[run.sh]
#!/bin/bash
# the make line also repeats each setting of config.mk as NAME=value (left out here)
make -C /OpenROAD-flow-scripts/flow DESIGN_CONFIG=/design/flow/config.mk WORK_HOME=/design/flow/orfs CLKGATE_MAP_FILE= finish
[config.mk]
export PLATFORM = sky130hd
export DESIGN_NAME = Cinema
export DESIGN_NICKNAME = Cinema
export VERILOG_FILES = /design/flow/design.v
export SDC_FILE = /design/flow/constraint.sdc
export NUM_CORES = 4
export LEC_CHECK = 0
export CAP_MARGIN = 20
export CORE_MARGIN = 2
export CORE_UTILIZATION = 70
export SLEW_MARGIN = 20
[constraint.sdc]
create_clock -name core_clock -period 14.6 [get_ports {clk}]
set_input_delay 2.9200 -clock core_clock [delete_from_list [all_inputs] [get_ports {clk}]]
set_output_delay 2.9200 -clock core_clock [all_outputs]
set_load 0.01 [all_outputs]
[design.v]
module Cinema(input [17:0]SW, input clk, input rst, output reg [17:0]LEDR , input [3:0]KEY, output [7:0]HEX0,
			  output [7:0]HEX4, output [7:0]HEX5, output [7:0]HEX6, output [7:0]HEX7, output [7:0]HEX1, output [7:0]HEX2, output [7:0]HEX3);
integer filmeEscolhido;  
integer filme;  
integer horarioEscolhido;  
integer horario;  
integer assentoEscolhido;  
reg [17:0] assento11;  
reg [17:0] assento12;  
reg [17:0] assento21;  
reg [17:0] assento22;  
integer valorInserido;  
integer valor;  
integer pago;  
integer quantidadeDeIngresso;  
integer trocoFeito;  
integer troco;  
wire [7:0]F = 4'hF;  
wire [7:0]H = 4'hC;  
reg [7:0]dFilme;  
reg [7:0]dHorario;  
reg [7:0]display1;  
reg [7:0]display2;  
reg [7:0]display3;  
reg [7:0]display4;  
integer bouncing;  
integer bouncing2;  
integer i;  
integer pagoAgora;  
always@(posedge clk) begin
  if (rst) begin  
    filmeEscolhido <= 0; filme <= 0; horarioEscolhido <= 0; horario <= 0; assentoEscolhido <= 0;
    assento11 <= 0; assento12 <= 0; assento21 <= 0; assento22 <= 0;
    valorInserido <= 0; valor <= 0; pago <= 0; quantidadeDeIngresso <= 0; trocoFeito <= 0; troco <= 0;
    dFilme <= 0; dHorario <= 0; display1 <= 0; display2 <= 0; display3 <= 0; display4 <= 0;
    bouncing <= 0; LEDR <= 0;
  end else begin
    if(!filmeEscolhido && bouncing == 0) begin  
		troco = 0;
        if(KEY == 4'b1110) begin  
            filme = 1;  
            filmeEscolhido = 1;  
            dFilme = 4'h1;  
            bouncing = 1;  
        end
        if(KEY == 4'b1101) begin  
            filme = 2;  
            filmeEscolhido = 1;  
            dFilme = 4'h2;  
        end
    end
    if(!horarioEscolhido && filmeEscolhido == 1) begin  
        if(KEY == 4'b1011) begin  
            horario = 1;  
            horarioEscolhido = 1;  
            dHorario = 4'h1;  
            display1 = 4'h1;  
            display2 = 4'h4;  
            display3 = 4'h0;  
            display4 = 4'h0;  
        end
        if(KEY == 4'b0111) begin  
            horario = 2;  
            horarioEscolhido = 1;  
            dHorario = 4'h2;  
            display1 = 4'h1;  
            display2 = 4'h6;  
            display3 = 4'h0;  
            display4 = 4'h0;  
        end
    end
    quantidadeDeIngresso=0;  
    if(!assentoEscolhido && horarioEscolhido == 1) begin  
        LEDR = 18'b111111111111111111;  
        for (i = 0; i<18; i = i + 1) begin
            if(SW[i] == 1) quantidadeDeIngresso = quantidadeDeIngresso + 1;  
        end
        valor = quantidadeDeIngresso * 15;  
        if(KEY == 4'b0011) begin  
            assentoEscolhido <= 1;  
            if(filme == 1 && horario == 1) assento11 <= assento11 + SW;  
            if(filme == 1 && horario == 2) assento12 <= assento12 + SW;  
            if(filme == 2 && horario == 1) assento21 <= assento21 + SW;  
            if(filme == 2 && horario == 2) assento22 <= assento22 + SW;  
        end
    end
    if(filme == 1 && horario == 1)begin  
		LEDR = ~assento11;
		bouncing = 0;
	end
    if(filme == 1 && horario == 2)begin  
		LEDR = ~assento12;
		bouncing = 0;
    end
    if(filme == 2 && horario == 1)begin  
		LEDR = ~assento21;
	end
    if(filme == 2 && horario == 2)begin  
		LEDR = ~assento22;
	end
    pagoAgora = pago;
    if (!pago && assentoEscolhido == 1) begin  
        if(KEY == 4'b1110) begin  
            valorInserido = valorInserido + 5;
        end
        if(KEY == 4'b1101) begin  
            valorInserido = valorInserido + 10;
        end
        if(KEY == 4'b1011) begin  
            valorInserido = valorInserido + 20;
        end
        if(KEY == 4'b0111) begin  
            valorInserido = valorInserido + 50;
        end
        if(valor == valorInserido) begin  
			pagoAgora = 1;  
		end
		if (valor < valorInserido && !trocoFeito) begin  
			troco <= valorInserido - valor;  
			pago <= 1;  
			trocoFeito <= 1;  
		end
    end
    if(pagoAgora == 1) begin  
		filmeEscolhido <= 0;
		horarioEscolhido <= 0;
		horario <= 0;
		assentoEscolhido <= 0;
		valorInserido <= 0;
		valor <= 0;
		pago <= 0;
		quantidadeDeIngresso <= 0;
		trocoFeito <= 0;
		pago <= 0;
	end
end
end
reg [7:0] SevenSeg;  
	always @(*)  
	case(F)  
		4'h0: SevenSeg = 8'b11111100;
		4'h1: SevenSeg = 8'b01100000;
		4'h2: SevenSeg = 8'b11011010;
		4'h3: SevenSeg = 8'b11110010;
		4'h4: SevenSeg = 8'b01100110;
		4'h5: SevenSeg = 8'b10110110;
		4'h6: SevenSeg = 8'b10111110;
		4'h7: SevenSeg = 8'b11100000;
		4'h8: SevenSeg = 8'b11111110;
		4'h9: SevenSeg = 8'b11110110;
		4'hF: SevenSeg = 8'b10001110;
		default: SevenSeg = 8'b00000000;
	endcase
	assign {HEX7[0], HEX7[1], HEX7[2], HEX7[3], HEX7[4], HEX7[5], HEX7[6], HEX7[7]} = ~SevenSeg;
	reg [7:0] SevenSeg1;
	always @(*)  
	case(H)
		4'h0: SevenSeg1 = 8'b11111100;
		4'h1: SevenSeg1 = 8'b01100000;
		4'h2: SevenSeg1 = 8'b11011010;
		4'h3: SevenSeg1 = 8'b11110010;
		4'h4: SevenSeg1 = 8'b01100110;
		4'h5: SevenSeg1 = 8'b10110110;
		4'h6: SevenSeg1 = 8'b10111110;
		4'h7: SevenSeg1 = 8'b11100000;
		4'h8: SevenSeg1 = 8'b11111110;
		4'h9: SevenSeg1 = 8'b11110110;
		4'hC: SevenSeg1 = 8'b01101110;
		default: SevenSeg1 = 8'b00000000;
	endcase
	assign {HEX5[0], HEX5[1], HEX5[2], HEX5[3], HEX5[4], HEX5[5], HEX5[6], HEX5[7]} = ~SevenSeg1;
	reg [7:0] SevenSeg2;
	always @(*)  
	case(dFilme)
		4'h0: SevenSeg2 = 8'b11111100;
		4'h1: SevenSeg2 = 8'b01100000;
		4'h2: SevenSeg2 = 8'b11011010;
		4'h3: SevenSeg2 = 8'b11110010;
		4'h4: SevenSeg2 = 8'b01100110;
		4'h5: SevenSeg2 = 8'b10110110;
		4'h6: SevenSeg2 = 8'b10111110;
		4'h7: SevenSeg2 = 8'b11100000;
		4'h8: SevenSeg2 = 8'b11111110;
		4'h9: SevenSeg2 = 8'b11110110;
		4'hC: SevenSeg2 = 8'b01101110;
		default: SevenSeg2 = 8'b00000000;
	endcase
	assign {HEX6[0], HEX6[1], HEX6[2], HEX6[3], HEX6[4], HEX6[5], HEX6[6], HEX6[7]} = ~SevenSeg2;
	reg [7:0] SevenSeg3;
	always @(*)  
	case(dHorario)
		4'h0: SevenSeg3 = 8'b11111100;
		4'h1: SevenSeg3 = 8'b01100000;
		4'h2: SevenSeg3 = 8'b11011010;
		4'h3: SevenSeg3 = 8'b11110010;
		4'h4: SevenSeg3 = 8'b01100110;
		4'h5: SevenSeg3 = 8'b10110110;
		4'h6: SevenSeg3 = 8'b10111110;
		4'h7: SevenSeg3 = 8'b11100000;
		4'h8: SevenSeg3 = 8'b11111110;
		4'h9: SevenSeg3 = 8'b11110110;
		4'hC: SevenSeg3 = 8'b01101110;
		default: SevenSeg3 = 8'b00000000;
	endcase
	assign {HEX4[0], HEX4[1], HEX4[2], HEX4[3], HEX4[4], HEX4[5], HEX4[6], HEX4[7]} = ~SevenSeg3;
	reg [7:0] SevenSeg4;
	always @(*)  
	case(display1)
		4'h0: SevenSeg4 = 8'b11111100;
		4'h1: SevenSeg4 = 8'b01100000;
		4'h2: SevenSeg4 = 8'b11011010;
		4'h3: SevenSeg4 = 8'b11110010;
		4'h4: SevenSeg4 = 8'b01100110;
		4'h5: SevenSeg4 = 8'b10110110;
		4'h6: SevenSeg4 = 8'b10111110;
		4'h7: SevenSeg4 = 8'b11100000;
		4'h8: SevenSeg4 = 8'b11111110;
		4'h9: SevenSeg4 = 8'b11110110;
		4'hC: SevenSeg4 = 8'b01101110;
		default: SevenSeg4 = 8'b00000000;
	endcase
	assign {HEX3[0], HEX3[1], HEX3[2], HEX3[3], HEX3[4], HEX3[5], HEX3[6], HEX3[7]} = ~SevenSeg4;
	reg [7:0] SevenSeg5;
	always @(*)  
	case(display2)
		4'h0: SevenSeg5 = 8'b11111100;
		4'h1: SevenSeg5 = 8'b01100000;
		4'h2: SevenSeg5 = 8'b11011010;
		4'h3: SevenSeg5 = 8'b11110010;
		4'h4: SevenSeg5 = 8'b01100110;
		4'h5: SevenSeg5 = 8'b10110110;
		4'h6: SevenSeg5 = 8'b10111110;
		4'h7: SevenSeg5 = 8'b11100000;
		4'h8: SevenSeg5 = 8'b11111110;
		4'h9: SevenSeg5 = 8'b11110110;
		4'hC: SevenSeg5 = 8'b01101110;
		default: SevenSeg5 = 8'b00000000;
	endcase
	assign {HEX2[0], HEX2[1], HEX2[2], HEX2[3], HEX2[4], HEX2[5], HEX2[6], HEX2[7]} = ~SevenSeg5;
	reg [7:0] SevenSeg6;
	always @(*)  
	case(display3)
		4'h0: SevenSeg6 = 8'b11111100;
		4'h1: SevenSeg6 = 8'b01100000;
		4'h2: SevenSeg6 = 8'b11011010;
		4'h3: SevenSeg6 = 8'b11110010;
		4'h4: SevenSeg6 = 8'b01100110;
		4'h5: SevenSeg6 = 8'b10110110;
		4'h6: SevenSeg6 = 8'b10111110;
		4'h7: SevenSeg6 = 8'b11100000;
		4'h8: SevenSeg6 = 8'b11111110;
		4'h9: SevenSeg6 = 8'b11110110;
		4'hC: SevenSeg6 = 8'b01101110;
		default: SevenSeg6 = 8'b00000000;
	endcase
	assign {HEX1[0], HEX1[1], HEX1[2], HEX1[3], HEX1[4], HEX1[5], HEX1[6], HEX1[7]} = ~SevenSeg6;
	reg [7:0] SevenSeg7;
	always @(*)  
	case(display4)
		4'h0: SevenSeg7 = 8'b11111100;
		4'h1: SevenSeg7 = 8'b01100000;
		4'h2: SevenSeg7 = 8'b11011010;
		4'h3: SevenSeg7 = 8'b11110010;
		4'h4: SevenSeg7 = 8'b01100110;
		4'h5: SevenSeg7 = 8'b10110110;
		4'h6: SevenSeg7 = 8'b10111110;
		4'h7: SevenSeg7 = 8'b11100000;
		4'h8: SevenSeg7 = 8'b11111110;
		4'h9: SevenSeg7 = 8'b11110110;
		4'hC: SevenSeg7 = 8'b01101110;
		default: SevenSeg7 = 8'b00000000;
	endcase
	assign {HEX0[0], HEX0[1], HEX0[2], HEX0[3], HEX0[4], HEX0[5], HEX0[6], HEX0[7]} = ~SevenSeg7;
endmodule
==> metrics.txt, run 1 <==
# HELP chip_impl_metric Implementation results
# TYPE chip_impl_metric gauge
chip_impl_metric{name="mux_share",unit=""} 0.0223
chip_impl_info{name="setup.worst_path.class",value="input port to flop"} 1
chip_impl_info{name="cpMaxStageDelayCell",value="sky130_fd_sc_hd__fa_1"} 1
chip_impl_info{name="critical_path.most_common_cell",value="sky130_fd_sc_hd__ha_4"} 1
chip_impl_metric{name="synth_adder_area_share",unit=""} 0.157
chip_impl_info{name="crit_path_start",value="SW[1]"} 1
chip_impl_metric{name="num_antenna_cells",unit=""} 0
chip_impl_metric{name="routed_wirelength",unit="um"} 52300
chip_impl_metric{name="die_w",unit="um"} 163
chip_impl_metric{name="synthCells",unit=""} 2301
chip_impl_metric{name="wl_per_cell",unit="um"} 18.4
chip_impl_info{name="yosys-top-cells-area",value="sky130_fd_sc_hd__dfxtp_1 21%, sky130_fd_sc_hd__ha_1 12%, sky130_fd_sc_hd__xnor2_1 6.7%"} 1
chip_impl_metric{name="max_clock_freq",unit="MHz"} 62.8
chip_impl_info{name="tritoncts",value="yes"} 1
chip_impl_metric{name="detail_route.drc_violations",unit=""} 0
chip_impl_info{name="synth_dominant_cell_count",value="sky130_fd_sc_hd__nand2_1"} 1
chip_impl_metric{name="final_critical_path_setup_slack",unit="ns"} -1.32
chip_impl_metric{name="first_global_vias",unit=""} 16600
chip_impl_metric{name="syn_area",unit="sq um"} 17700
chip_impl_metric{name="warning_count",unit=""} 34
chip_impl_metric{name="critical_path_buf_inv_count",unit=""} 7
chip_impl_metric{name="r2r_setup_slack",unit="ns"} 6.64
chip_impl_metric{name="worst-endpoint-arrival",unit="ns"} 16.28
chip_impl_info{name="hold_path_startpoint",value="display2[1]$_SDFFE_PP0P_"} 1
chip_impl_metric{name="critical_path_depth",unit=""} 73
chip_impl_metric{name="ys.flops",unit=""} 187
chip_impl_metric{name="detail_route.first_pass.iterations",unit=""} 9
chip_impl_metric{name="crit_path_max_fanout",unit=""} 3
chip_impl_metric{name="grt_first_pass_wirelength",unit="um"} 78000
chip_impl_metric{name="final_hold_viol_count",unit=""} 0
chip_impl_metric{name="route.antenna.remaining_nets",unit=""} 0
chip_impl_info{name="min_delay_worst_endpoint",value="SevenSeg3[4]$_SDFF_PP1_"} 1
chip_impl_metric{name="syn_to_final_growth",unit="%"} 20.1
chip_impl_metric{name="portBuffers",unit=""} 64
chip_impl_metric{name="core_util_floorplan",unit=""} 0.709
chip_impl_metric{name="holdPathStages",unit=""} 2
chip_impl_metric{name="path_clk_slew",unit="ns"} 0.09
chip_impl_metric{name="cp_slowest_stage_delay",unit="ns"} 0.51
chip_impl_metric{name="synthesis.area_per_instance",unit="sq um"} 7.71
chip_impl_metric{name="slew_violations",unit=""} 0
chip_impl_metric{name="synth-xor-area-share",unit=""} 0.108
chip_impl_metric{name="die-area",unit="sq um"} 26600
chip_impl_metric{name="synth_sequential_area_ratio",unit=""} 0.211
chip_impl_metric{name="synth_cell_type_count",unit=""} 95
chip_impl_metric{name="finClkSkew",unit="ns"} 0.0182
chip_impl_metric{name="place_worst_setup_slack",unit="ns"} -2.50
chip_impl_metric{name="grt_max_degree",unit=""} 88
chip_impl_info{name="cts_root_buffer",value="sky130_fd_sc_hd__clkbuf_16"} 1
chip_impl_info{name="synthTopCellsByCount",value="208 x sky130_fd_sc_hd__nand2_1, 202 x sky130_fd_sc_hd__nor2_1, 196 x sky130_fd_sc_hd__inv_1"} 1
chip_impl_metric{name="num_vias",unit=""} 17700
chip_impl_metric{name="clk-insertion-delay-late",unit="ns"} 0.45
chip_impl_metric{name="worst_hold_slack_across_all_endpoints",unit="ns"} 0.463
chip_impl_metric{name="cts_hold_repair.buffers",unit=""} 0
chip_impl_metric{name="asyncSetResetFlopFracSynth",unit=""} 0
chip_impl_metric{name="min_period",unit="ns"} 15.92
chip_impl_metric{name="detailed_place_hpwl",unit="um"} 36400
chip_impl_metric{name="htree_levels",unit=""} 4
chip_impl_info{name="violations",value="setup timing"} 1
chip_impl_metric{name="starting_drc_count_in_detailed_routing",unit=""} 1652
chip_impl_info{name="startpoint_type",value="input port"} 1
chip_impl_metric{name="enable_flop_cells",unit=""} 0
chip_impl_metric{name="fp.coreArea",unit="sq um"} 25000
chip_impl_info{name="synth_area_leader_cell",value="sky130_fd_sc_hd__dfxtp_1"} 1
chip_impl_metric{name="grt.overflow.total",unit=""} 0
chip_impl_metric{name="timing.reg2reg.worst_path_depth",unit=""} 23
chip_impl_metric{name="cts_num_sinks",unit=""} 187
chip_impl_metric{name="cts_made_buffers",unit=""} 17
chip_impl_metric{name="report.final.setup_viol",unit=""} 74
chip_impl_metric{name="num_rows",unit=""} 58
chip_impl_info{name="grt_setup_unrepaired",value="yes"} 1
chip_impl_info{name="endpoint_of_the_worst_register_to_register_path",value="valorInserido[31]$_SDFFE_PP0P_"} 1
chip_impl_metric{name="fp.dieH",unit="um"} 163
chip_impl_metric{name="timing.max_cap.violations",unit=""} 0
chip_impl_metric{name="final.fill_count",unit=""} 1472
chip_impl_metric{name="period_used_share",unit=""} 1.09
chip_impl_metric{name="synth_chip_area",unit="sq um"} 17700
chip_impl_info{name="worst_hold_path_type",value="flop to flop"} 1
chip_impl_metric{name="grt_util_all_layers",unit=""} 0.360
chip_impl_info{name="crit_path_end",value="trocoFeito[0]$_DFF_P_"} 1
chip_impl_info{name="nature_of_the_critical_path_endpoint",value="flop"} 1
chip_impl_metric{name="design.portCount",unit=""} 106
chip_impl_info{name="status",value="finished with violations"} 1
chip_impl_info{name="worst_path_dominant_cell_family",value="adder cells"} 1
chip_impl_metric{name="yosys_warnings",unit=""} 1
chip_impl_metric{name="antenna_found_initial",unit=""} 1
chip_impl_metric{name="max-slew-margin-rel",unit=""} 0.240
chip_impl_info{name="synth_top_flop_cell",value="sky130_fd_sc_hd__dfxtp_1"} 1
chip_impl_metric{name="cp_data_required_time",unit="ns"} 14.96
chip_impl_metric{name="gpl.final_weighted_congestion",unit=""} 0.960
chip_impl_metric{name="ys_cells",unit=""} 2301
chip_impl_metric{name="clock_tree.buffer_depth",unit=""} 2
chip_impl_metric{name="yosys.area_share.simple",unit=""} 0.240
chip_impl_metric{name="ys_sh_aoi",unit=""} 0.182
chip_impl_metric{name="vias_per_cell",unit=""} 6.22
chip_impl_info{name="synth.logic.top_family",value="simple AND/OR/NAND/NOR gates"} 1
chip_impl_info{name="worst_r2r_startpoint",value="valorInserido[0]$_SDFFE_PP0P_"} 1
chip_impl_metric{name="post-synth-top-area-fraction",unit=""} 0.211
chip_impl_metric{name="timing_worst_slew_pin_value",unit="ns"} 1.14
chip_impl_metric{name="layout.nets",unit=""} 2724
==> timing repair <==
item / CTS / global route
resized: 42 / 93
setup buffers: 13 / 16
pin swaps: 39 / 43
cloned: 0 / 8
setup endpoints to repair: 74 / 74
==> area by class of cell <==
cell class	instances	area, sq um	area share
clock buffers	17	425	0.0200
inverters	197	743	0.0349
flip-flops and latches	187	3740	0.176
clock inverters	15	205	0.00963
multi-input cells	1869	13700	0.643
repair buffers	229	2080	0.0974
well taps	330	413	0.0194
==> routing by layer <==
layer / part of all wire / global-route usage / routed length (um)
met4: 0.067 / 0.213 / 3490
met5: 0.00025 / 0 / 13
met2: 0.49 / 0.643 / 25600
met3: 0.064 / 0.0467 / 3370
met1: 0.38 / 0.410 / 19800
==> metrics by stage <==
step,utilization,cell area [sq um],std cells,TNS [ns]
after floorplan,-,18500,2381,-80.07
after global placement,0.792,19800,2775,-121.33
after detailed placement,0.792,19800,2775,-144.54
after CTS,0.826,20700,2820,-48.03
after global routing,0.851,21300,2844,-107.91
final,0.851,21300,2844,-72.58
==> run 2: changes to the inputs <==
ABC_AREA = 1   (was unset)
CORE_UTILIZATION = 72   (was 70)
CTS_CLUSTER_SIZE = 79   (was unset)
HOLD_SLACK_MARGIN = 0.27   (was unset)
PLACE_DENSITY_LB_ADDON = 0.01   (was unset)
clock period = 14.5 ns   (was 14.6 ns; I/O delays follow)
==> run 2 against run 1 <==
Die size shrank 5.3%. The flow now stops in global routing. Synthesized area shrank 2.7%. Synthesized cell count is 11% higher.
==> metrics.txt, run 2 <==
# HELP chip_impl_metric Flow report values
# TYPE chip_impl_metric gauge
chip_impl_metric{name="synth_chip_area",unit="sq um"} 17300
chip_impl_metric{name="synthesis.area_per_instance",unit="sq um"} 6.77
chip_impl_info{name="status",value="aborted with a tool error"} 1
chip_impl_metric{name="cts_hold_repair.buffers",unit=""} 0
chip_impl_metric{name="cts_num_sinks",unit=""} 187
chip_impl_metric{name="yosys.area_share.simple",unit=""} 0.258
chip_impl_metric{name="grt.overflow.total",unit=""} 22
chip_impl_metric{name="synth_cell_type_count",unit=""} 58
chip_impl_metric{name="place_worst_setup_slack",unit="ns"} -1.45
chip_impl_metric{name="portBuffers",unit=""} 64
chip_impl_info{name="synth_top_flop_cell",value="sky130_fd_sc_hd__dfxtp_1"} 1
chip_impl_metric{name="post_dp_cell_area",unit="sq um"} 19000
chip_impl_metric{name="synth_sequential_area_ratio",unit=""} 0.217
chip_impl_metric{name="core_util_floorplan",unit=""} 0.733
chip_impl_metric{name="fp.coreArea",unit="sq um"} 23500
chip_impl_info{name="run.stop_error",value="[ERROR GRT-0232] Routing congestion too high. Check the congestion heatmap in the GUI."} 1
chip_impl_metric{name="ys_cells",unit=""} 2549
chip_impl_metric{name="cts_made_buffers",unit=""} 17
chip_impl_metric{name="mux_share",unit=""} 0
chip_impl_metric{name="ys_sh_aoi",unit=""} 0.145
chip_impl_metric{name="fp.dieH",unit="um"} 159
chip_impl_metric{name="enable_flop_cells",unit=""} 0
chip_impl_metric{name="num_rows",unit=""} 56
chip_impl_metric{name="ys.flops",unit=""} 187
chip_impl_metric{name="synthCells",unit=""} 2549
chip_impl_metric{name="design.portCount",unit=""} 106
chip_impl_metric{name="asyncSetResetFlopFracSynth",unit=""} 0
chip_impl_metric{name="synth_adder_area_share",unit=""} 0.159
chip_impl_info{name="synth_dominant_cell_count",value="sky130_fd_sc_hd__nand2_1"} 1
chip_impl_metric{name="syn_area",unit="sq um"} 17300
chip_impl_metric{name="clock_tree.buffer_depth",unit=""} 2
chip_impl_info{name="synth_area_leader_cell",value="sky130_fd_sc_hd__dfxtp_1"} 1
chip_impl_metric{name="detailed_place_hpwl",unit="um"} 37400
chip_impl_metric{name="synth-xor-area-share",unit=""} 0.0974
chip_impl_metric{name="yosys_warnings",unit=""} 1
chip_impl_metric{name="gpl.final_weighted_congestion",unit=""} 0.945
chip_impl_metric{name="die_w",unit="um"} 159
chip_impl_metric{name="die-area",unit="sq um"} 25200
chip_impl_info{name="synth.logic.top_family",value="simple AND/OR/NAND/NOR gates"} 1
chip_impl_metric{name="post-synth-top-area-fraction",unit=""} 0.217
chip_impl_info{name="cts_root_buffer",value="sky130_fd_sc_hd__clkbuf_16"} 1
chip_impl_info{name="synthTopCellsByCount",value="504 x sky130_fd_sc_hd__nand2_1, 399 x sky130_fd_sc_hd__inv_1, 218 x sky130_fd_sc_hd__nor2_1"} 1
chip_impl_metric{name="htree_levels",unit=""} 4
chip_impl_info{name="yosys-top-cells-area",value="sky130_fd_sc_hd__dfxtp_1 22%, sky130_fd_sc_hd__ha_1 12%, sky130_fd_sc_hd__nand2_1 11%"} 1
chip_impl_info{name="flow.stopped_at",value="global routing"} 1
chip_impl_metric{name="grt_util_all_layers",unit=""} 0.654
==> run 2: per-stage QoR <==
| step | instances |
|---|---|
| after floorplan | 2629 |
| after global placement | 3013 |
| after detailed placement | 3013 |
| after CTS | 3073 |
==> run 2: layer usage <==
metal | track usage | GRT overflow
met4 | 0.676 | 10
met3 | 0.432 | 0
met5 | 0.107 | 0
met1 | 0.644 | 1
met2 | 0.880 | 11
==> run 2: timing repair <==
action	in CTS
gates cloned	3
resized	74
endpoints found under the hold margin	0
setup buffers	26
endpoints found under the setup margin	74
pin swaps	38
==> run 3: changes to the inputs <==
CORE_MARGIN = 6   (was 2)
CORE_UTILIZATION = 15   (was 72)
CTS_CLUSTER_DIAMETER = 198   (was unset)
CTS_CLUSTER_SIZE = 12   (was 79)
HOLD_SLACK_MARGIN = 0.26   (was 0.27)
MIN_ROUTING_LAYER = met2   (was unset)
PLACE_DENSITY = 0.52   (was unset)
PLACE_DENSITY_LB_ADDON = unset   (was 0.01)
SETUP_SLACK_MARGIN = 3.07   (was unset)
clock period = 14.7 ns   (was 14.5 ns; I/O delays follow)
==> run 3 against run 2 <==
Synthesized cell count is the same. Now fails the layout checks on DRC. Synthesized area is the same. Die size grew to 4.9 times the previous value.
==> metrics.txt, run 3 <==
# HELP chip_impl_metric Implementation results
# TYPE chip_impl_metric gauge
chip_impl_metric{name="synthCells",unit=""} 2549
chip_impl_metric{name="critical_path_depth",unit=""} 98
chip_impl_metric{name="fp.dieH",unit="um"} 351
chip_impl_info{name="min_delay_worst_endpoint",value="valor[28]$_SDFF_PP0_"} 1
chip_impl_metric{name="met2RoutedLength",unit="um"} 27100
chip_impl_metric{name="detailed_place_hpwl",unit="um"} 37900
chip_impl_metric{name="synth_chip_area",unit="sq um"} 17300
chip_impl_info{name="yosys-top-cells-area",value="sky130_fd_sc_hd__dfxtp_1 22%, sky130_fd_sc_hd__ha_1 12%, sky130_fd_sc_hd__nand2_1 11%"} 1
chip_impl_metric{name="period_used_share",unit=""} 0.952
chip_impl_metric{name="cts_num_sinks",unit=""} 187
chip_impl_metric{name="die_w",unit="um"} 351
chip_impl_metric{name="mux_share",unit=""} 0
chip_impl_metric{name="starting_drc_count_in_detailed_routing",unit=""} 3268
chip_impl_metric{name="synth_adder_area_share",unit=""} 0.159
chip_impl_info{name="crit_path_end",value="valorInserido[12]$_SDFFE_PP0P_"} 1
chip_impl_metric{name="syn_to_final_growth",unit="%"} 36.7
chip_impl_info{name="synth.logic.top_family",value="simple AND/OR/NAND/NOR gates"} 1
chip_impl_metric{name="slew_violations",unit=""} 0
chip_impl_metric{name="final_hold_viol_count",unit=""} 0
chip_impl_info{name="startpoint_type",value="input port"} 1
chip_impl_metric{name="first_global_vias",unit=""} 24500
chip_impl_metric{name="finalNonFillerCells",unit=""} 4342
chip_impl_metric{name="gpl.final_weighted_congestion",unit=""} 0.939
chip_impl_metric{name="yosys.area_share.simple",unit=""} 0.258
chip_impl_metric{name="synth_sequential_area_ratio",unit=""} 0.217
chip_impl_metric{name="min_period",unit="ns"} 14.00
chip_impl_metric{name="grt_first_pass_wirelength",unit="um"} 80000
chip_impl_metric{name="timing_worst_slew_pin_value",unit="ns"} 0.893
chip_impl_info{name="synth_top_flop_cell",value="sky130_fd_sc_hd__dfxtp_1"} 1
chip_impl_metric{name="post-synth-top-area-fraction",unit=""} 0.217
chip_impl_metric{name="clock_tree.buffer_depth",unit=""} 2
chip_impl_metric{name="timing.setup.tns",unit="ns"} 0
chip_impl_metric{name="num_vias",unit=""} 23700
chip_impl_metric{name="syn_area",unit="sq um"} 17300
chip_impl_info{name="crit_path_start",value="SW[1]"} 1
chip_impl_metric{name="portBuffers",unit=""} 64
chip_impl_metric{name="timing.max_cap.violations",unit=""} 0
chip_impl_metric{name="clk-insertion-delay-late",unit="ns"} 0.48
chip_impl_metric{name="wl_per_cell",unit="um"} 12.3
chip_impl_info{name="worst_path_dominant_cell_family",value="buffers and inverters"} 1
chip_impl_metric{name="enable_flop_cells",unit=""} 0
chip_impl_metric{name="ys.flops",unit=""} 187
chip_impl_metric{name="detail_route.first_pass.iterations",unit=""} 57
chip_impl_metric{name="asyncSetResetFlopFracSynth",unit=""} 0
chip_impl_info{name="synth_dominant_cell_count",value="sky130_fd_sc_hd__nand2_1"} 1
chip_impl_metric{name="r2r_setup_slack",unit="ns"} 7.76
chip_impl_metric{name="routed_wirelength",unit="um"} 53400
chip_impl_metric{name="cts_made_buffers",unit=""} 17
chip_impl_info{name="hold_path_startpoint",value="valor[28]$_SDFF_PP0_"} 1
chip_impl_metric{name="report.final.setup_viol",unit=""} 0
chip_impl_metric{name="synth-xor-area-share",unit=""} 0.0974
chip_impl_metric{name="vias_per_cell",unit=""} 5.45
chip_impl_metric{name="route.layer.met1.wl",unit="um"} 0
chip_impl_metric{name="die-area",unit="sq um"} 123000
chip_impl_info{name="worst_r2r_startpoint",value="valorInserido[0]$_SDFFE_PP0P_"} 1
chip_impl_info{name="worst_hold_path_type",value="flop to flop"} 1
chip_impl_metric{name="max_clock_freq",unit="MHz"} 71.4
chip_impl_metric{name="cp_slowest_stage_delay",unit="ns"} 0.52
chip_impl_metric{name="path_clk_slew",unit="ns"} 0.08
chip_impl_info{name="critical_path.most_common_cell",value="sky130_fd_sc_hd__buf_4"} 1
chip_impl_metric{name="synth_cell_type_count",unit=""} 58
chip_impl_metric{name="cp_data_required_time",unit="ns"} 15.09
chip_impl_info{name="cts_root_buffer",value="sky130_fd_sc_hd__clkbuf_16"} 1
chip_impl_metric{name="num_rows",unit=""} 123
chip_impl_metric{name="wl_met3",unit="um"} 22300
chip_impl_metric{name="fp.coreArea",unit="sq um"} 113000
chip_impl_metric{name="max-slew-margin-rel",unit=""} 0.405
chip_impl_metric{name="ys_cells",unit=""} 2549
chip_impl_metric{name="route.antenna.remaining_nets",unit=""} 0
chip_impl_metric{name="worst-endpoint-arrival",unit="ns"} 14.39
chip_impl_metric{name="yosys_warnings",unit=""} 1
chip_impl_info{name="topRoutingLayerUsed",value="met5"} 1
chip_impl_metric{name="timing.reg2reg.worst_path_depth",unit=""} 37
chip_impl_info{name="grt_setup_unrepaired",value="yes"} 1
chip_impl_info{name="status",value="finished with violations"} 1
chip_impl_metric{name="layout.nets",unit=""} 3048
chip_impl_info{name="tritoncts",value="yes"} 1
chip_impl_info{name="synth_area_leader_cell",value="sky130_fd_sc_hd__dfxtp_1"} 1
chip_impl_info{name="endpoint_of_the_worst_register_to_register_path",value="valorInserido[16]$_SDFFE_PP0P_"} 1
chip_impl_metric{name="crit_path_max_fanout",unit=""} 8
chip_impl_metric{name="grt_max_degree",unit=""} 87
chip_impl_metric{name="synthesis.area_per_instance",unit="sq um"} 6.77
chip_impl_info{name="synthTopCellsByCount",value="504 x sky130_fd_sc_hd__nand2_1, 399 x sky130_fd_sc_hd__inv_1, 218 x sky130_fd_sc_hd__nor2_1"} 1
chip_impl_metric{name="detail_route.drc_violations",unit=""} 2
chip_impl_info{name="nature_of_the_critical_path_endpoint",value="flop"} 1
chip_impl_metric{name="warning_count",unit=""} 32
chip_impl_info{name="cpMaxStageDelayCell",value="sky130_fd_sc_hd__fa_1"} 1
chip_impl_metric{name="grt.overflow.total",unit=""} 0
chip_impl_metric{name="grt_util_all_layers",unit=""} 0.119
chip_impl_metric{name="dp_cells",unit=""} 4175
chip_impl_metric{name="finClkSkew",unit="ns"} 0.0197
chip_impl_metric{name="htree_levels",unit=""} 4
chip_impl_metric{name="design.portCount",unit=""} 106
chip_impl_metric{name="ys_sh_aoi",unit=""} 0.145
chip_impl_metric{name="antenna_found_initial",unit=""} 0
chip_impl_metric{name="critical_path_buf_inv_count",unit=""} 44
chip_impl_metric{name="cts_hold_repair.buffers",unit=""} 0
chip_impl_metric{name="holdPathStages",unit=""} 2
chip_impl_info{name="violations",value="DRC"} 1
chip_impl_info{name="setup.worst_path.class",value="input port to flop"} 1
chip_impl_metric{name="core_util_floorplan",unit=""} 0.152
==> run 3: per-layer routing <==
layer,GRT usage,up-vias
met5,0.0467,-
met4,0.0154,19
met3,0.181,503
met2,0.132,5838
met1,-,8698
li1,-,8617
==> run 3: metrics by stage <==
stage / hold WS [ns] / setup WS [ns] / utilization / instance area [sq um]
floorplan: 0.425 / 0.679 / - / 17900
global placement: 0.434 / -0.251 / 0.180 / 20400
detailed placement: 0.439 / -0.442 / 0.180 / 20400
CTS: 0.448 / 0.541 / 0.196 / 22200
global route: 0.463 / 0.137 / 0.208 / 23600
finish: 0.442 / 0.700 / 0.208 / 23600
==> run 3: area by class of cell <==
class	count	area [sq um]
Timing Repair Buffer	273	2560
Tap cell	1500	1880
Antenna cell	4	10.0
Clock inverter	14	158
Clock buffer	18	439
Fill cell	12700	89700
Sequential cell	187	3740
Multi-Input combinational cell	1924	13200
Inverter	422	1600
==> run 3: repair_timing <==
item / CTS / global route
pin swaps: 39 / 122
gates cloned: 7 / 1
gates resized: 68 / 289
endpoints found under the hold margin: 0 / 0
endpoints found under the setup margin: 74 / 74
setup buffers: 102 / 21
==> run 4: changes to the inputs <==
ABC_AREA = unset   (was 1)
CAP_MARGIN = 0   (was 20)
CELL_PAD_IN_SITES_DETAIL_PLACEMENT = 2   (was unset)
CELL_PAD_IN_SITES_GLOBAL_PLACEMENT = 1   (was unset)
CORE_ASPECT_RATIO = 0.78   (was unset)
CORE_MARGIN = 2   (was 6)
CORE_UTILIZATION = 40   (was 15)
CTS_CLUSTER_DIAMETER = 316   (was 198)
CTS_CLUSTER_SIZE = 60   (was 12)
GPL_TIMING_DRIVEN = 0   (was unset)
HOLD_SLACK_MARGIN = 0.2   (was 0.26)
MAX_ROUTING_LAYER = met4   (was unset)
PLACE_DENSITY = unset   (was 0.52)
PLACE_DENSITY_LB_ADDON = 0.06   (was unset)
SETUP_SLACK_MARGIN = unset   (was 3.07)
clock period = 15.8 ns   (was 14.7 ns; I/O delays follow)
==> run 4 against run 3 <==
The run now fails in global routing. Die size fell by 63%. Synthesized area increased by 2.8%. Synthesized cell count decreased by 9.7%.
==> metrics.txt, run 4 <==
# HELP chip_impl_metric Flow report values
# TYPE chip_impl_metric gauge
chip_impl_info{name="run.stop_error",value="[ERROR GRT-0116] Global routing finished with congestion. Check the congestion regions in the DRC Viewer."} 1
chip_impl_metric{name="enable_flop_cells",unit=""} 0
chip_impl_metric{name="place_worst_setup_slack",unit="ns"} -3.98
chip_impl_metric{name="synthesis.area_per_instance",unit="sq um"} 7.71
chip_impl_metric{name="yosys.area_share.simple",unit=""} 0.240
chip_impl_metric{name="gpl.final_weighted_congestion",unit=""} 0.916
chip_impl_info{name="synth.logic.top_family",value="simple AND/OR/NAND/NOR gates"} 1
chip_impl_metric{name="htree_levels",unit=""} 4
chip_impl_metric{name="clock_tree.buffer_depth",unit=""} 2
chip_impl_info{name="synth_dominant_cell_count",value="sky130_fd_sc_hd__nand2_1"} 1
chip_impl_metric{name="die-area",unit="sq um"} 46100
chip_impl_metric{name="grt.overflow.total",unit=""} 1
chip_impl_metric{name="cts_num_sinks",unit=""} 187
chip_impl_info{name="status",value="aborted with a tool error"} 1
chip_impl_metric{name="die_w",unit="um"} 242
chip_impl_metric{name="portBuffers",unit=""} 62
chip_impl_metric{name="design.portCount",unit=""} 106
chip_impl_metric{name="asyncSetResetFlopFracSynth",unit=""} 0
chip_impl_metric{name="mux_share",unit=""} 0.0223
chip_impl_info{name="synthTopCellsByCount",value="208 x sky130_fd_sc_hd__nand2_1, 202 x sky130_fd_sc_hd__nor2_1, 196 x sky130_fd_sc_hd__inv_1"} 1
chip_impl_metric{name="synth-xor-area-share",unit=""} 0.108
chip_impl_metric{name="cts_hold_repair.buffers",unit=""} 0
chip_impl_metric{name="synth_sequential_area_ratio",unit=""} 0.211
chip_impl_info{name="synth_area_leader_cell",value="sky130_fd_sc_hd__dfxtp_1"} 1
chip_impl_metric{name="core_util_floorplan",unit=""} 0.403
chip_impl_metric{name="yosys_warnings",unit=""} 1
chip_impl_metric{name="fp.coreArea",unit="sq um"} 44000
chip_impl_metric{name="dp_cells",unit=""} 3039
chip_impl_metric{name="post-synth-top-area-fraction",unit=""} 0.211
chip_impl_metric{name="ys_sh_aoi",unit=""} 0.182
chip_impl_metric{name="synth_chip_area",unit="sq um"} 17700
chip_impl_info{name="yosys-top-cells-area",value="sky130_fd_sc_hd__dfxtp_1 21%, sky130_fd_sc_hd__ha_1 12%, sky130_fd_sc_hd__xnor2_1 6.7%"} 1
chip_impl_info{name="flow.stopped_at",value="global routing"} 1
chip_impl_info{name="synth_top_flop_cell",value="sky130_fd_sc_hd__dfxtp_1"} 1
chip_impl_metric{name="grt_util_all_layers",unit=""} 0.608
chip_impl_metric{name="synthCells",unit=""} 2301
chip_impl_metric{name="synth_cell_type_count",unit=""} 95
chip_impl_info{name="cts_root_buffer",value="sky130_fd_sc_hd__clkbuf_16"} 1
chip_impl_metric{name="ys_cells",unit=""} 2301
chip_impl_metric{name="cts_made_buffers",unit=""} 17
chip_impl_metric{name="ys.flops",unit=""} 187
chip_impl_metric{name="detailed_place_hpwl",unit="um"} 55500
chip_impl_metric{name="num_rows",unit=""} 68
chip_impl_metric{name="syn_area",unit="sq um"} 17700
chip_impl_metric{name="synth_adder_area_share",unit=""} 0.157
chip_impl_metric{name="fp.dieH",unit="um"} 190
-- run 4: stage by stage --
step / cell area, sq um / utilization
2_1_floorplan: 18500 / -
3_5_place_dp: 19800 / 0.451
4_1_cts: 21700 / 0.494
3_3_place_gp: 19800 / 0.451
-- run 4: metal layers --
| metal | track usage | GRT overflow |
|---|---|---|
| met3 | 0.743 | 1 |
| met4 | 0.199 | 0 |
| met1 | - | - |
| met5 | - | - |
| met2 | 0.693 | 0 |
-- run 4: repair_timing --
action                     CTS
pin swaps                   77
gates cloned                 7
setup endpoints to repair   74
buffers inserted            57
resized                    177
==> run 5: changes to the inputs <==
ABC_AREA = 1   (was unset)
CAP_MARGIN = 20   (was 0)
CELL_PAD_IN_SITES_DETAIL_PLACEMENT = unset   (was 2)
CELL_PAD_IN_SITES_GLOBAL_PLACEMENT = unset   (was 1)
CORE_ASPECT_RATIO = unset   (was 0.78)
CORE_UTILIZATION = 72   (was 40)
CTS_CLUSTER_DIAMETER = 233   (was 316)
CTS_CLUSTER_SIZE = unset   (was 60)
GPL_TIMING_DRIVEN = unset   (was 0)
HOLD_SLACK_MARGIN = unset   (was 0.2)
MAX_ROUTING_LAYER = unset   (was met4)
MIN_ROUTING_LAYER = unset   (was met2)
PLACE_DENSITY_LB_ADDON = 0.01   (was 0.06)
clock period = 13.7 ns   (was 15.8 ns; I/O delays follow)
==> run 5 against run 4 <==
The run again fails in global routing. Synthesized cell count grew 11%. Die size shrank 45%. Synthesized area shrank 2.7%.
==> metrics.txt, run 5 <==
# HELP chip_impl_metric Flow report values
# TYPE chip_impl_metric gauge
chip_impl_info{name="yosys-top-cells-area",value="sky130_fd_sc_hd__dfxtp_1 22%, sky130_fd_sc_hd__ha_1 12%, sky130_fd_sc_hd__nand2_1 11%"} 1
chip_impl_metric{name="num_rows",unit=""} 56
chip_impl_metric{name="enable_flop_cells",unit=""} 0
chip_impl_info{name="cts_root_buffer",value="sky130_fd_sc_hd__clkbuf_16"} 1
chip_impl_metric{name="detailed_place_hpwl",unit="um"} 37600
chip_impl_metric{name="yosys.area_share.simple",unit=""} 0.258
chip_impl_metric{name="portBuffers",unit=""} 64
chip_impl_info{name="synth_dominant_cell_count",value="sky130_fd_sc_hd__nand2_1"} 1
chip_impl_metric{name="htree_levels",unit=""} 4
chip_impl_metric{name="grt_util_all_layers",unit=""} 0.887
chip_impl_metric{name="mux_share",unit=""} 0
chip_impl_metric{name="clock_tree.buffer_depth",unit=""} 2
chip_impl_metric{name="gpl.final_weighted_congestion",unit=""} 0.934
chip_impl_metric{name="syn_area",unit="sq um"} 17300
chip_impl_metric{name="ys_cells",unit=""} 2549
chip_impl_metric{name="grt.overflow.total",unit=""} 870
chip_impl_metric{name="fp.coreArea",unit="sq um"} 23500
chip_impl_metric{name="synth_cell_type_count",unit=""} 58
chip_impl_metric{name="synth_chip_area",unit="sq um"} 17300
chip_impl_metric{name="ys_sh_aoi",unit=""} 0.145
chip_impl_info{name="run.stop_error",value="[ERROR GRT-0232] Routing congestion too high. Check the congestion heatmap in the GUI."} 1
chip_impl_metric{name="synth_sequential_area_ratio",unit=""} 0.217
chip_impl_metric{name="core_util_floorplan",unit=""} 0.733
chip_impl_metric{name="asyncSetResetFlopFracSynth",unit=""} 0
chip_impl_info{name="synthTopCellsByCount",value="504 x sky130_fd_sc_hd__nand2_1, 399 x sky130_fd_sc_hd__inv_1, 218 x sky130_fd_sc_hd__nor2_1"} 1
chip_impl_metric{name="synth_adder_area_share",unit=""} 0.159
chip_impl_metric{name="die_w",unit="um"} 159
chip_impl_metric{name="post-synth-top-area-fraction",unit=""} 0.217
chip_impl_info{name="status",value="aborted with a tool error"} 1
chip_impl_metric{name="ys.flops",unit=""} 187
chip_impl_metric{name="synthesis.area_per_instance",unit="sq um"} 6.77
chip_impl_info{name="synth_top_flop_cell",value="sky130_fd_sc_hd__dfxtp_1"} 1
chip_impl_info{name="synth_area_leader_cell",value="sky130_fd_sc_hd__dfxtp_1"} 1
chip_impl_metric{name="cts_made_buffers",unit=""} 17
chip_impl_metric{name="fp.dieH",unit="um"} 159
chip_impl_metric{name="yosys_warnings",unit=""} 1
chip_impl_metric{name="design.portCount",unit=""} 106
chip_impl_metric{name="synthCells",unit=""} 2549
chip_impl_metric{name="cts_num_sinks",unit=""} 187
chip_impl_metric{name="die-area",unit="sq um"} 25200
chip_impl_info{name="flow.stopped_at",value="global routing"} 1
chip_impl_metric{name="synth-xor-area-share",unit=""} 0.0974
chip_impl_info{name="synth.logic.top_family",value="simple AND/OR/NAND/NOR gates"} 1
==> run 5: metrics by stage <==
step                TNS, ns  instance area, sq um  cells  setup slack (ns)
CTS                   -1.44                 20800   3121           -0.0685
detailed placement  -103.63                 19000   3003             -1.56
global placement     -63.90                 19000   3003             -1.02
floorplan             -2.58                 17800   2629            -0.122
==> run 5: metal layers <==
metal | track usage | overflow
met1 | 0.831 | 11
met2 | 1.09 | 615
met3 | 0.710 | 8
met4 | 1.00 | 236
met5 | 0.330 | 0
==> run 5: repair_timing <==
action	in CTS
setup endpoints to repair	74
setup buffers	85
cloned	4
pin swaps	55
hold buffers	0
resized	135
==> run 6: changes to the inputs <==
ABC_AREA = 0   (was 1)
CAP_MARGIN = 0   (was 20)
CELL_PAD_IN_SITES_GLOBAL_PLACEMENT = 0   (was unset)
CTS_CLUSTER_DIAMETER = unset   (was 233)
MAX_ROUTING_LAYER = met5   (was unset)
SETUP_SLACK_MARGIN = 3.92   (was unset)
TNS_END_PERCENT = 5   (was unset)
clock period = 13.9 ns   (was 13.7 ns; I/O delays follow)
==> run 6 against run 5 <==
Die size grew 2.7%. Synthesized cell count shrank 9.7%. Now fails the layout checks on setup timing. Synthesized area grew 2.8%.
==> metrics.txt, run 6 <==
# HELP chip_impl_metric Implementation results
# TYPE chip_impl_metric gauge
chip_impl_info{name="worst_hold_path_type",value="flop to flop"} 1
chip_impl_metric{name="synth_sequential_area_ratio",unit=""} 0.211
chip_impl_metric{name="num_vias",unit=""} 18300
chip_impl_metric{name="finClkSkew",unit="ns"} 0.0186
chip_impl_metric{name="max_clock_freq",unit="MHz"} 62.0
chip_impl_metric{name="slew_violations",unit=""} 0
chip_impl_metric{name="mux_share",unit=""} 0.0223
chip_impl_metric{name="holdPathStages",unit=""} 2
chip_impl_info{name="violations",value="setup timing"} 1
chip_impl_metric{name="synthCells",unit=""} 2301
chip_impl_metric{name="synth_cell_type_count",unit=""} 95
chip_impl_metric{name="yosys.area_share.simple",unit=""} 0.240
chip_impl_metric{name="syn_to_final_growth",unit="%"} 19.1
chip_impl_info{name="endpoint_of_the_worst_register_to_register_path",value="trocoFeito[0]$_DFF_P_"} 1
chip_impl_metric{name="worst-endpoint-arrival",unit="ns"} 16.45
chip_impl_metric{name="warning_count",unit=""} 32
chip_impl_info{name="hold_path_startpoint",value="display2[1]$_SDFFE_PP0P_"} 1
chip_impl_metric{name="core_util_floorplan",unit=""} 0.732
chip_impl_metric{name="grt_first_pass_wirelength",unit="um"} 84200
chip_impl_info{name="cts_root_buffer",value="sky130_fd_sc_hd__clkbuf_16"} 1
chip_impl_metric{name="yosys_warnings",unit=""} 1
chip_impl_info{name="nature_of_the_critical_path_endpoint",value="flop"} 1
chip_impl_metric{name="timing.reg2reg.worst_path_depth",unit=""} 23
chip_impl_metric{name="die-area",unit="sq um"} 25900
chip_impl_info{name="worst_path_dominant_cell_family",value="adder cells"} 1
chip_impl_info{name="startpoint_type",value="input port"} 1
chip_impl_metric{name="antenna_found_initial",unit=""} 0
chip_impl_metric{name="route.antenna.remaining_nets",unit=""} 0
chip_impl_metric{name="asyncSetResetFlopFracSynth",unit=""} 0
chip_impl_metric{name="cp_data_required_time",unit="ns"} 14.23
chip_impl_metric{name="worst_hold_slack_across_all_endpoints",unit="ns"} 0.457
chip_impl_metric{name="cp_slowest_stage_delay",unit="ns"} 0.55
chip_impl_metric{name="die_w",unit="um"} 161
chip_impl_metric{name="detail_route.first_pass.iterations",unit=""} 10
chip_impl_metric{name="grt_max_degree",unit=""} 96
chip_impl_metric{name="ys_cells",unit=""} 2301
chip_impl_info{name="synth.logic.top_family",value="simple AND/OR/NAND/NOR gates"} 1
chip_impl_info{name="grt_setup_unrepaired",value="yes"} 1
chip_impl_metric{name="wl_per_cell",unit="um"} 19.8
chip_impl_info{name="yosys-top-cells-area",value="sky130_fd_sc_hd__dfxtp_1 21%, sky130_fd_sc_hd__ha_1 12%, sky130_fd_sc_hd__xnor2_1 6.7%"} 1
chip_impl_metric{name="fp.dieH",unit="um"} 161
chip_impl_metric{name="starting_drc_count_in_detailed_routing",unit=""} 2045
chip_impl_metric{name="ys.flops",unit=""} 187
chip_impl_info{name="synth_top_flop_cell",value="sky130_fd_sc_hd__dfxtp_1"} 1
chip_impl_metric{name="detailed_place_hpwl",unit="um"} 37400
chip_impl_metric{name="vias_per_cell",unit=""} 6.45
chip_impl_info{name="cpMaxStageDelayCell",value="sky130_fd_sc_hd__fa_1"} 1
chip_impl_info{name="setup.worst_path.class",value="input port to flop"} 1
chip_impl_metric{name="fp.coreArea",unit="sq um"} 24200
chip_impl_metric{name="final_critical_path_setup_slack",unit="ns"} -2.22
chip_impl_metric{name="design.portCount",unit=""} 106
chip_impl_info{name="worst_r2r_startpoint",value="valorInserido[0]$_SDFFE_PP0P_"} 1
chip_impl_metric{name="max-slew-margin-rel",unit=""} 0.226
chip_impl_info{name="synth_dominant_cell_count",value="sky130_fd_sc_hd__nand2_1"} 1
chip_impl_metric{name="path_clk_slew",unit="ns"} 0.09
chip_impl_info{name="crit_path_start",value="SW[1]"} 1
chip_impl_metric{name="final.fill_count",unit=""} 1304
chip_impl_metric{name="r2r_setup_slack",unit="ns"} 5.81
chip_impl_info{name="tritoncts",value="yes"} 1
chip_impl_metric{name="synth-xor-area-share",unit=""} 0.108
chip_impl_metric{name="cts_made_buffers",unit=""} 17
chip_impl_metric{name="cts_num_sinks",unit=""} 187
chip_impl_info{name="synthTopCellsByCount",value="208 x sky130_fd_sc_hd__nand2_1, 202 x sky130_fd_sc_hd__nor2_1, 196 x sky130_fd_sc_hd__inv_1"} 1
chip_impl_metric{name="layout.nets",unit=""} 2725
chip_impl_info{name="min_delay_worst_endpoint",value="SevenSeg3[4]$_SDFF_PP1_"} 1
chip_impl_metric{name="synthesis.area_per_instance",unit="sq um"} 7.71
chip_impl_metric{name="num_rows",unit=""} 57
chip_impl_metric{name="gpl.final_weighted_congestion",unit=""} 0.970
chip_impl_info{name="crit_path_end",value="trocoFeito[0]$_DFF_P_"} 1
chip_impl_metric{name="crit_path_max_fanout",unit=""} 3
chip_impl_metric{name="post-synth-top-area-fraction",unit=""} 0.211
chip_impl_metric{name="critical_path_buf_inv_count",unit=""} 6
chip_impl_metric{name="syn_area",unit="sq um"} 17700
chip_impl_metric{name="ff_latch_area",unit="sq um"} 3740
chip_impl_metric{name="htree_levels",unit=""} 4
chip_impl_metric{name="clk-insertion-delay-late",unit="ns"} 0.45
chip_impl_metric{name="first_global_vias",unit=""} 18000
chip_impl_metric{name="synth_adder_area_share",unit=""} 0.157
chip_impl_metric{name="multiInputGateArea",unit="sq um"} 13700
chip_impl_metric{name="synth_chip_area",unit="sq um"} 17700
chip_impl_metric{name="ys_sh_aoi",unit=""} 0.182
chip_impl_metric{name="final_hold_viol_count",unit=""} 0
chip_impl_metric{name="portBuffers",unit=""} 64
chip_impl_info{name="synth_area_leader_cell",value="sky130_fd_sc_hd__dfxtp_1"} 1
chip_impl_metric{name="period_used_share",unit=""} 1.16
chip_impl_metric{name="grt.overflow.total",unit=""} 0
chip_impl_metric{name="enable_flop_cells",unit=""} 0
chip_impl_metric{name="grt_util_all_layers",unit=""} 0.396
chip_impl_metric{name="timing_worst_slew_pin_value",unit="ns"} 1.16
chip_impl_metric{name="routed_wirelength",unit="um"} 56200
chip_impl_metric{name="timing.max_cap.violations",unit=""} 0
chip_impl_info{name="critical_path.most_common_cell",value="sky130_fd_sc_hd__ha_4"} 1
chip_impl_metric{name="critical_path_depth",unit=""} 73
chip_impl_metric{name="clock_tree.buffer_depth",unit=""} 2
chip_impl_metric{name="detail_route.drc_violations",unit=""} 0
chip_impl_metric{name="num_antenna_cells",unit=""} 0
chip_impl_metric{name="min_period",unit="ns"} 16.12
chip_impl_metric{name="report.final.setup_viol",unit=""} 74
chip_impl_info{name="status",value="finished with violations"} 1
==> run 6: layout make-up <==
type                       count  area share
inverter                     197      0.0352
clock buffer                  17      0.0201
tap                          324      0.0192
sequential                   187       0.177
clock inverter                15     0.00888
multi-input combinational   1868       0.647
timing repair buffer         231      0.0924
==> run 6: stage by stage <==
step	util	setup slack, ns	setup TNS, ns	instance area, sq um	cells
after CTS	0.859	-1.59	-94.48	20800	2830
final	0.872	-2.22	-126.06	21100	2839
after floorplan	-	-1.98	-122.46	18500	2381
after global routing	0.872	-2.53	-151.33	21100	2839
after detailed placement	0.822	-2.93	-189.89	19900	2783
after global placement	0.822	-2.54	-163.80	19900	2783
==> run 6: layer usage <==
layer,track usage,share of wire,wire length [um],vias to the layer above
li1,-,-,-,8337
met2,0.713,0.48,27200,1070
met3,0.0586,0.075,4220,404
met5,0,0,0,-
met4,0.282,0.087,4900,0
met1,0.424,0.35,19900,8499
==> run 6: timing repair <==
| action | 4_1_cts | 5_1_grt |
|---|---|---|
| hold buffers | 0 | 0 |
| hold endpoints to repair | 0 | 0 |
| gates resized | 51 | 51 |
| pin swaps | 51 | 35 |
| buffers inserted | 15 | 9 |
| setup endpoints to repair | 74 | 74 |
==> run 7: changes to the inputs <==
CTS_CLUSTER_DIAMETER = 135   (was unset)
MAX_ROUTING_LAYER = met4   (was met5)
PLACE_DENSITY_LB_ADDON = unset   (was 0.01)
SETUP_SLACK_MARGIN = unset   (was 3.92)
TNS_END_PERCENT = 80   (was 5)
clock period = 15.6 ns   (was 13.9 ns; I/O delays follow)
==> run 7 against run 6 <==
Still fails the layout checks on setup timing. Design area fell by 2.1%. Worst hold slack got worse by 0.0013 ns. Clock-buffer cell count rose by 1. First-iteration DRC count fell by 12%. Via count fell by 4.3%. Synthesized cell count did not move. Flip-flop count did not move. Global-route usage fell by 0.75 points. Critical path type unchanged.
==> metrics.txt, run 7 <==
# HELP chip_impl_metric Implementation results
# TYPE chip_impl_metric gauge
chip_impl_info{name="cpMaxStageDelayCell",value="sky130_fd_sc_hd__fa_1"} 1
chip_impl_metric{name="num_vias",unit=""} 17500
chip_impl_metric{name="final_critical_path_setup_slack",unit="ns"} -0.433
chip_impl_metric{name="design.portCount",unit=""} 106
chip_impl_metric{name="max_clock_freq",unit="MHz"} 62.4
chip_impl_metric{name="timing.max_cap.violations",unit=""} 0
chip_impl_metric{name="htree_levels",unit=""} 4
chip_impl_info{name="min_delay_worst_endpoint",value="SevenSeg3[4]$_SDFF_PP1_"} 1
chip_impl_metric{name="timing_worst_slew_pin_value",unit="ns"} 1.22
chip_impl_info{name="status",value="finished with violations"} 1
chip_impl_info{name="worst_path_dominant_cell_family",value="adder cells"} 1
chip_impl_metric{name="syn_to_final_growth",unit="%"} 16.6
chip_impl_info{name="synth.logic.top_family",value="simple AND/OR/NAND/NOR gates"} 1
chip_impl_metric{name="cts_made_buffers",unit=""} 17
chip_impl_info{name="grt_setup_unrepaired",value="yes"} 1
chip_impl_metric{name="fp.coreArea",unit="sq um"} 24200
chip_impl_info{name="crit_path_start",value="SW[0]"} 1
chip_impl_metric{name="die-area",unit="sq um"} 25900
chip_impl_metric{name="synth_cell_type_count",unit=""} 95
chip_impl_metric{name="yosys_warnings",unit=""} 1
chip_impl_info{name="violations",value="setup timing"} 1
chip_impl_metric{name="post_dp_cell_area",unit="sq um"} 19600
chip_impl_metric{name="period_used_share",unit=""} 1.03
chip_impl_info{name="yosys-top-cells-area",value="sky130_fd_sc_hd__dfxtp_1 21%, sky130_fd_sc_hd__ha_1 12%, sky130_fd_sc_hd__xnor2_1 6.7%"} 1
chip_impl_metric{name="core_util_floorplan",unit=""} 0.732
chip_impl_info{name="cts_root_buffer",value="sky130_fd_sc_hd__clkbuf_16"} 1
chip_impl_metric{name="final_hold_viol_count",unit=""} 0
chip_impl_metric{name="clk-insertion-delay-late",unit="ns"} 0.46
chip_impl_metric{name="report.final.setup_viol",unit=""} 44
chip_impl_metric{name="crit_path_max_fanout",unit=""} 3
chip_impl_metric{name="timing.setup.tns",unit="ns"} -5.18
chip_impl_metric{name="routed_wirelength",unit="um"} 51400
chip_impl_metric{name="ys_cells",unit=""} 2301
chip_impl_info{name="endpoint_of_the_worst_register_to_register_path",value="valor[29]$_SDFF_PP0_"} 1
chip_impl_metric{name="num_rows",unit=""} 57
chip_impl_metric{name="die_w",unit="um"} 161
chip_impl_metric{name="ys_sh_aoi",unit=""} 0.182
chip_impl_metric{name="clock_tree.buffer_depth",unit=""} 2
chip_impl_metric{name="cp_slowest_stage_delay",unit="ns"} 0.53
chip_impl_info{name="setup.worst_path.class",value="input port to flop"} 1
chip_impl_metric{name="synth_chip_area",unit="sq um"} 17700
chip_impl_metric{name="min_period",unit="ns"} 16.03
chip_impl_metric{name="timing.reg2reg.worst_path_depth",unit=""} 21
chip_impl_metric{name="cp_data_required_time",unit="ns"} 15.94
chip_impl_metric{name="detail_route.drc_violations",unit=""} 0
run 7: metrics by stage:
step	hold slack [ns]	util	instances
floorplan	0.423	-	2381
global placement	0.437	0.808	2742
detailed placement	0.445	0.808	2742
CTS	0.455	0.845	2792
global route	0.494	0.854	2804
finish	0.455	0.854	2804
run 7: cell type report:
type | instances | area (sq um)
Clock inverter | 14 | 165
Tap cell | 324 | 405
Timing Repair Buffer | 196 | 1660
Inverter | 197 | 743
Sequential cell | 187 | 3740
Multi-Input combinational cell | 1868 | 13500
Clock buffer | 18 | 439
Fill cell | 1445 | 3550
run 7: metal layers:
metal / up-vias / wire (um) / global-route usage
li1: 8265 / - / -
met1: 8219 / 19700 / 0.441
met2: 857 / 25700 / 0.685
met3: 173 / 3550 / 0.0501
met4: 0 / 2420 / 0.176
met5: - / 0 / -
run 7: timing repair:
| item | CTS | global route |
|---|---|---|
| cloned | 0 | 1 |
| endpoints found under the setup margin | 74 | 74 |
| gates resized | 46 | 24 |
| setup buffers | 18 | 11 |
| pin swaps | 42 | 36 |
